==> flow/design.v (excerpt) <==
module top(
    input clk, rst,
    input [3:0] key_in,
    output [6:0] seg,
    output [7:0] sel,
    output reg [2:0] led, sel_led,
    output buz
);
    wire [2:0] key_val;
    localparam  S1 = 3'd1,
                S2 = 3'd2,
                S3 = 3'd3,
                S4 = 3'd4;
    key u_key(
        .clk(clk),
        .rst(rst),
        .key_in(key_in),
        .key_val(key_val)
    );
    reg [20:0] data_to_show;
    seg u_seg(
        .clk(clk),
        .rst(rst),
        .seg(seg),
        .sel(sel),
        .data(data_to_show)
    );
    wire [20:0] data_clock, data_stopwatch, data_timer;
    wire [2:0] led_clock, led_timer;
    wire [2:0] key_val_clock, key_val_stopwatch, key_val_timer;
    reg [1:0] current_state, next_state;
    localparam  CLOCK       = 2'b00,
                STOPWATCH   = 2'b01,
                TIMER       = 2'b11;
    assign key_val_clock = (current_state == CLOCK) ? key_val : 3'd0;
    assign key_val_stopwatch = (current_state == STOPWATCH) ? key_val : 3'd0;
    assign key_val_timer = (current_state == TIMER) ? key_val : 3'd0;
    clock u_clock (
        .clk(clk),
        .rst(rst),
        .key_val(key_val_clock),
        .data(data_clock),
        .led(led_clock)
    );
    stopwatch u_stopwatch (
        .clk(clk),
        .rst(rst),
        .key_val(key_val_stopwatch),
        .data(data_stopwatch)
    );
    timer u_timer (
        .clk(clk),
        .rst(rst),
        .key_val(key_val_timer),
  ...
make LEC_CHECK=0 ABC_AREA=1 CAP_MARGIN=0 CELL_PAD_IN_SITES_GLOBAL_PLACEMENT=0 CORE_MARGIN=2 CORE_UTILIZATION=72 CTS_CLUSTER_SIZE=45 HOLD_SLACK_MARGIN=-0.09 MAX_ROUTING_LAYER=met5 MIN_ROUTING_LAYER=met1 PLACE_DENSITY=0.43 SETUP_SLACK_MARGIN=-0.28 SLEW_MARGIN=20 finish   # period 4.72 ns
run.sh (not shown) runs the stock make flow with config.mk's settings and CLKGATE_MAP_FILE=.
The starting point finished with setup timing left.
==> next run, changes <==
Settings changed: ABC_AREA 1 to 0, CTS_CLUSTER_DIAMETER from default to 314, CTS_CLUSTER_SIZE 45 to 17, HOLD_SLACK_MARGIN -0.09 to default, PLACE_DENSITY 0.43 to 0.41, SETUP_SLACK_MARGIN -0.28 to 1.4.
The changed run finished but fails on setup timing.
Via count grows by 4.1%.
Total power grows by 3.1%.
Combinational power grows by about 10%.
Wire length grows by 13%.
Die size grows by 1.8%.
Clock skew stays flat.

* * *

top again, from the RTL that the note above started with.
==> flow/design.v (excerpt) <==
module top(
    input clk, rst,
    input [3:0] key_in,
    output [6:0] seg,
    output [7:0] sel,
    output reg [2:0] led, sel_led,
    output buz
);
export LEC_CHECK = 0
export ABC_AREA = 1
export CAP_MARGIN = 20
export CORE_MARGIN = 2
export CORE_UTILIZATION = 68
export CTS_CLUSTER_DIAMETER = 355
export SLEW_MARGIN = 20
create_clock -name core_clock -period 4.65 [get_ports {clk}]
The first run finished but failed the layout checks on negative setup slack.
Change:
Settings changed: ABC_AREA 1 to not set, CORE_UTILIZATION 68 to 16, CTS_CLUSTER_DIAMETER 355 to not set.
Clock period 4.65 ns to 14.9 ns, I/O delays scaled along.
The new run passed the timing, design-rule and antenna checks.
Non-clock buffer count falls by 87.
Clock power falls by 68%.
Area after synthesis rises by 1.9%.
Change:
Settings changed: CORE_UTILIZATION 16 to 40.
Clock period 14.9 ns to 7.99 ns, I/O delays scaled along.
What happened:
- non-clock buffer count went up by 1
- final area went down by about 5.5%
- global-route usage went up by 10 points
- wire length went down by about 9%
Change:
Settings changed: ABC_AREA set to 1, CORE_UTILIZATION 40 to 72, CTS_CLUSTER_SIZE set to 99.
Clock period 7.99 ns to 4.56 ns, I/O delays scaled along.
- The new run finished but fails on negative setup slack
- design area grows by 8.6%
- cell count increases by 6.5%
- flip-flop count is unchanged
- routed wire length climbs by 38%
- clock-buffer cell count grows by 5
Change:
Settings changed: ABC_AREA 1 to not set, CTS_CLUSTER_SIZE 99 to not set.
Clock period 4.56 ns to 7.99 ns, I/O delays scaled along.
After rerunning:
- Now the flow finished clean
- total power goes down by 45%
- global-route usage goes down by 5.6 points
- design area goes down by 9.3%
- clock power goes down by 47%
- combinational power goes down by 47%
- via count goes down by 16%
Change:
Settings changed: CORE_UTILIZATION 72 to 56.
Clock period 7.99 ns to 8.76 ns, I/O delays scaled along.
Outcome:
- The changed run finished clean
- cell count went up by 3.7%
- synthesized area does not change
- hold slack got worse by 9.1 ps
- clock power is lower by about 6%
- sequential share of layout area is lower by 0.24 points
- wire length is lower by 3.5%
- design area is higher by 0.64%
- setup slack gains 550 ps
- clock skew increases by 4.6 ps
- first-iteration DRC count decreases by 36%

* * *

top again, from the RTL that the note above started with.
Design top, start of the top module:
module top(
    input clk, rst,
    input [3:0] key_in,
    output [6:0] seg,
    output [7:0] sel,
    output reg [2:0] led, sel_led,
    output buz
);
make LEC_CHECK=0 CAP_MARGIN=0 CELL_PAD_IN_SITES_GLOBAL_PLACEMENT=0 CORE_MARGIN=5 CORE_UTILIZATION=64 CTS_CLUSTER_SIZE=50 HOLD_SLACK_MARGIN=0.14 MAX_ROUTING_LAYER=met5 MIN_ROUTING_LAYER=met1 SETUP_SLACK_MARGIN=2.53 SLEW_MARGIN=20 finish   # period 9.7 ns
The baseline finished with timing, DRC and antenna clean.
Change:
Settings changed: CORE_UTILIZATION 64 to 68, CTS_CLUSTER_SIZE 50 to 17, SETUP_SLACK_MARGIN 2.53 to 1.66.
What happened:
- total power drops slightly
- register-to-register slack gets better by 0.12 ns
- setup slack gets worse by 0.62 ns
- flip-flop count stays the same
- fmax drops by a little under a tenth
- cell area drops by a few percent
- combinational power drops by a few percent
- final cell count drops slightly
- routed wire length drops by a few percent

* * *

Setup of the previous run:
top again, from the RTL that the note above started with.
==> flow/config.mk <==
export PLATFORM = sky130hd
export DESIGN_NAME = top
export DESIGN_NICKNAME = top
export VERILOG_FILES = /design/flow/design.v
export SDC_FILE = /design/flow/constraint.sdc
export NUM_CORES = 4
export LEC_CHECK = 0
export CAP_MARGIN = 15
export CELL_PAD_IN_SITES_DETAIL_PLACEMENT = 2
export CELL_PAD_IN_SITES_GLOBAL_PLACEMENT = 3
export CORE_MARGIN = 2
export CORE_UTILIZATION = 48
export GPL_ROUTABILITY_DRIVEN = 1
export PLACE_DENSITY = 0.8
export SETUP_SLACK_MARGIN = 2.18
export SLEW_MARGIN = 35
export TNS_END_PERCENT = 15
==> flow/constraint.sdc <==
create_clock -name core_clock -period 10.0 [get_ports {clk}]
set_input_delay 2.0000 -clock core_clock [delete_from_list [all_inputs] [get_ports {clk}]]
set_output_delay 2.0000 -clock core_clock [all_outputs]
set_load 0.01 [all_outputs]
The previous run did not finish; a tool error ended it in global placement without I/O (3_1_place_gp_skip_io).
Changes in the current run relative to the previous run:
- swapping 15 for 30 in CAP_MARGIN
- putting MIN_ROUTING_LAYER at met2 where nothing was set
- swapping 48 for 17 in CORE_UTILIZATION
- swapping 2.18 for 0.86 in SETUP_SLACK_MARGIN
- swapping 1 for 0 in GPL_ROUTABILITY_DRIVEN
- putting HOLD_SLACK_MARGIN at -0.04 where nothing was set
- swapping 35 for 20 in SLEW_MARGIN
Results
- Summary of the previous run and the current run: one run falls short of a clean finish, namely the previous run.
- The previous run | ERROR | global placement without I/O (3_1_place_gp_skip_io)
- On fraction of the core area occupied by cells at floorplan, the higher figure sits with the previous run, not the current run.
- The run showing the smaller chip height is the previous run.
- | number of synthesized register bits | the previous run vs the current run | ≈ equal |
- The lower area inside the core boundary of the previous run and the current run is in the previous run.
- Area after synthesis: the current run vs the previous run identical
- Taking the previous run as the reference, in the current run cell count in the Yosys report held steady; chip area increased by about 180% relative to the old numbers; synthesized cell count closely matched the old numbers; basic-gate share of the synthesized area counting and, or, nand and nor cells barely changed.

* * *

top again, from the RTL that the note above started with.
make LEC_CHECK=0 ABC_AREA=1 CAP_MARGIN=20 CORE_MARGIN=2 CORE_UTILIZATION=66 CTS_CLUSTER_SIZE=98 SETUP_SLACK_MARGIN=2.7 SLEW_MARGIN=20 TNS_END_PERCENT=20 finish   # period 9.56 ns
Then changed:
--- a/flow/config.mk
+++ b/flow/config.mk
@@ -8 +7,0 @@
-export ABC_AREA = 1
@@ -11,3 +10 @@
-export CORE_UTILIZATION = 66
-export CTS_CLUSTER_SIZE = 98
-export SETUP_SLACK_MARGIN = 2.7
+export CORE_UTILIZATION = 49
@@ -15 +11,0 @@
-export TNS_END_PERCENT = 20
==> flow/constraint.sdc (replaced) <==
create_clock -name core_clock -period 7.99 [get_ports {clk}]
set_input_delay 1.5980 -clock core_clock [delete_from_list [all_inputs] [get_ports {clk}]]
set_output_delay 1.5980 -clock core_clock [all_outputs]
set_load 0.01 [all_outputs]
The changed run finished with timing, DRC and antenna clean; power grows by 21%; setup slack is worse by 2500 ps; utilization falls by 19 points; combinational power rose by 13%; routed wire length increases by 5.3%; final area grows by 1.3%; synthesized cell count went down by 10%; area after synthesis grows by 1.9%; sequential cell count is unchanged; register-to-register slack is worse by 1300 ps; first-iteration DRC count climbs by 11%.
Then changed:
--- a/flow/config.mk
+++ b/flow/config.mk
@@ -10 +10,3 @@
-export CORE_UTILIZATION = 49
+export CORE_UTILIZATION = 40
+export GPL_ROUTABILITY_DRIVEN = 0
+export PLACE_DENSITY_LB_ADDON = 0.24
==> flow/constraint.sdc (replaced) <==
create_clock -name core_clock -period 10.0 [get_ports {clk}]
set_input_delay 2.0000 -clock core_clock [delete_from_list [all_inputs] [get_ports {clk}]]
set_output_delay 2.0000 -clock core_clock [all_outputs]
set_load 0.01 [all_outputs]
Effect:
- The changed run finished with timing, DRC and antenna clean
- final cell count rises by about 4.3%
- synthesized area stays the same
- power falls by about 19%
- design area rose by about 1.1%
- die size climbs by about 22%
- clock-buffer cell count rose by 1
- utilization drops by 10 points
- global-route usage is lower by 3.9 points
- clock power shrinks by 17%
- non-clock buffer count is unchanged

* * *

Setup of P:
Starting RTL as in the previous note.
// top
module top(
    input clk, rst,
    input [3:0] key_in,
    output [6:0] seg,
    output [7:0] sel,
    output reg [2:0] led, sel_led,
    output buz
);
make LEC_CHECK=0 ABC_AREA=1 CAP_MARGIN=20 CORE_ASPECT_RATIO=0.91 CORE_MARGIN=2 CORE_UTILIZATION=72 CTS_CLUSTER_DIAMETER=25 CTS_CLUSTER_SIZE=37 PLACE_DENSITY=0.42 SETUP_SLACK_MARGIN=1.19 SLEW_MARGIN=20 finish   # period 4.52 ns
What the final checks of P revealed, after a flow that finished every stage, was a layout that fails on negative setup slack.
Here is what was changed in the inputs of Q compared with P.
==> flow/config.mk <==
export PLATFORM = sky130hd
export DESIGN_NAME = top
export DESIGN_NICKNAME = top
export VERILOG_FILES = /design/flow/design.v
export SDC_FILE = /design/flow/constraint.sdc
export NUM_CORES = 4
export LEC_CHECK = 0
export ABC_AREA = 1
export CAP_MARGIN = 20
export CORE_MARGIN = 2
export CORE_UTILIZATION = 68
export CTS_CLUSTER_SIZE = 15
export SLEW_MARGIN = 20
## What came out
- P had finished all stages when the layout checks came back failing, citing negative setup slack.
- Q finished all stages; however, its layout fails the closing checks, the failures being negative setup slack.
- Q does worse than P on worst setup slack after layout.
- When Q is set beside P, its filler cell count turns out to be 89 larger.
- Q ends up with higher final clock period utilization by the worst path than P does.
- For P, the cell with the largest stage delay on the worst path was dfrtp_2, unlike Q, where it was dfrtp_1.
- Detailed route wirelength on metal3, Q vs P: up by more than a quarter
- Q against P: total wire length now sits higher; number of placed instances with taps included now sits higher; peak supply drop now sits lower; row count now sits higher.
- Power consumed by combinational cells delta (P -> Q): insignificant
- Per the comparison of Q with P, post-layout total power went down; critical-path maximum fanout now sits lower.

* * *

Setup of run 1:
Starting RTL as in the previous note.
clock: 4.72 ns
lec_check: 0
cap_margin: 0
cell_pad_in_sites_global_placement: 0
core_margin: 2
core_utilization: 72
cts_cluster_size: 17
hold_slack_margin: 0.3
max_routing_layer: met5
min_routing_layer: met1
slew_margin: 20
Run 1: complete, dirty (negative setup slack)
For run 2, these inputs were changed with respect to run 1:
- changing CORE_UTILIZATION from 72 to 65
- removing HOLD_SLACK_MARGIN (formerly 0.3)
- changing CELL_PAD_IN_SITES_GLOBAL_PLACEMENT from 0 to 1
- changing the clock period (ns, I/O delays scaled along) from 4.72 to 5.68
## What came out
Looking at the reports, run 2 completed the entire flow and the layout it produced met the timing, design-rule and antenna checks.
Going from run 1 to run 2, initial core utilization went down 6.8 points, clock skew barely changed.
The final reports for run 2 and run 1 show non-clock buffer count lower in the former.
The actual transition at the worst max-transition pin reported for run 2 is smaller than that of run 1 by 0.10 ns.
### run 2 -> run 3
- CAP_MARGIN now 20, was 0
- CORE_UTILIZATION now 68, was 65
- CTS_CLUSTER_SIZE no longer set, was 17
- MAX_ROUTING_LAYER no longer set, was met5
- MIN_ROUTING_LAYER no longer set, was met1
- CELL_PAD_IN_SITES_GLOBAL_PLACEMENT no longer set, was 1
- the clock period (ns, I/O delays scaled along) now 6.75, was 5.68
No stage failed in run 3, and the final checks on the layout all came back clean. Comparing run 2 and run 3, the higher area of the die was measured on run 2. Going from run 2 to run 3, number of cells on the critical path has decreased, combinational group power lower, die height shows a reduction of 2.7 um. Compared run 3 vs run 2, and cell area is down in run 3.
Changes in run 4 relative to run 3:
- CTS_CLUSTER_SIZE newly set to 98
- CORE_UTILIZATION changed from 68 to 66
- the clock period (ns, I/O delays scaled along) changed from 6.75 to 9.56
==> results <==
Delta (run 4 minus run 3): global-route met2 utilization shows a reduction of 3.4 points; synthesized cell count shows no meaningful change; detailed-route wire length shows a reduction of 610 um.
Run 4: final net count lower than run 3
[run 4 vs run 3] detail-routed net length per standard cell: lower in run 4
Of run 4 and run 3, the run reporting the lower fraction of power consumed by combinational cells was run 4.
Of run 4 and run 3, the run reporting the higher area overhead of the layout relative to synthesis was run 3.
Going from run 3 to run 4, filler cell count in the final layout higher, overall power after layout lower.
Inputs modified between run 4 and run 5:
- changing CTS_CLUSTER_SIZE from 98 to 37
- changing CORE_UTILIZATION from 66 to 68
- setting ABC_AREA to 1 for the first time
- changing the clock period (ns, I/O delays scaled along) from 9.56 to 4.52
## What came out
- Run 5: all stages done; final checks FAILED (negative setup slack).
- Run 4: PASS, flow complete, no timing, DRC or antenna violations
- Looking at number of gates resized after cts, run 5 sits 93 above run 4.
- As of run 5, number of nets in the synthesized netlist had risen by more than 10% compared to run 4.
- The area fraction in xor and xnor cells in run 5 was lower than what run 4 gave.

* * *

top again, from the RTL that the note above started with.
make LEC_CHECK=0 ABC_AREA=1 CAP_MARGIN=0 CELL_PAD_IN_SITES_GLOBAL_PLACEMENT=0 CORE_MARGIN=2 CORE_UTILIZATION=72 CTS_CLUSTER_SIZE=45 HOLD_SLACK_MARGIN=0.3 MAX_ROUTING_LAYER=met5 MIN_ROUTING_LAYER=met1 PLACE_DENSITY=0.43 SLEW_MARGIN=20 finish   # period 4.72 ns
The starting point ran to the end with violations: negative setup slack.
Edit:
- PLACE_DENSITY: 0.43 -> not set
- PLACE_DENSITY_LB_ADDON: not set -> 0.07
- SETUP_SLACK_MARGIN: not set -> 1.38
Result:
- The new run finished but failed the layout checks on negative setup slack
- global-route usage came out higher by 4.3 points
- total power increases by about 4%
- core utilization rises by 1.8 points
Edit:
- ABC_AREA: 1 -> not set
- CELL_PAD_IN_SITES_GLOBAL_PLACEMENT: 0 -> not set
- CTS_CLUSTER_DIAMETER: not set -> 395
- CTS_CLUSTER_SIZE: 45 -> 98
- HOLD_SLACK_MARGIN: 0.3 -> not set
- MAX_ROUTING_LAYER: met5 -> not set
- MIN_ROUTING_LAYER: met1 -> not set
- PLACE_DENSITY_LB_ADDON: 0.07 -> not set
- SETUP_SLACK_MARGIN: 1.38 -> not set
- clock period: 4.72 -> 9.56 ns (I/O delays scaled with it)
Outcome: Now the flow ran to the end with no violations. Critical path depth falls by 14. Global-route usage goes down by 7.0 points. Utilization fell by 8.1 points. Cell count drops by about a fifth. Via count decreases by about a fifth. Final area fell by a little under a tenth. Synthesized area is higher slightly. Combinational power goes down by well over a third.
Edit:
- CAP_MARGIN: 0 -> 20
- CTS_CLUSTER_DIAMETER: 395 -> not set
- CTS_CLUSTER_SIZE: 98 -> 24
- clock period: 9.56 -> 4.81 ns (I/O delays scaled with it)
With this change the flow finished but fails on negative setup slack.
Die size does not change.
Total power increases by 93%.
Wire length rises by 40%.
Core utilization increases by 10 points.
Via count is higher by 21%.
Synthesized cell count is unchanged.
Clock power climbs by 87%.
Setup slack loses 2.9 ns.
Cell count grows by 11%.
Global-route usage increases by 9.6 points.
Edit:
- ABC_AREA: not set -> 1
- CTS_CLUSTER_DIAMETER: not set -> 357
- PLACE_DENSITY: not set -> 0.41
- SETUP_SLACK_MARGIN: not set -> -0.23
- clock period: 4.81 -> 4.72 ns (I/O delays scaled with it)
After rerunning:
- The changed run finished but fails on negative setup slack
- register-to-register slack degrades by 0.06 ns
- clock skew came out higher by 0.0032 ns
- sequential share of layout area came out higher by 1.7 points
- flip-flop count does not change
- global-route usage came out lower by 8.0 points
- routed wire length came out lower by 17%
- die size came out lower by 1.8%
- worst setup slack improves by 0.47 ns
- power came out lower by 1.6%
- count of clock-buffer cells in the layout came out higher by 7
- synthesized cell count came out higher by 11%
Power is estimated from default activity; no workload was simulated.
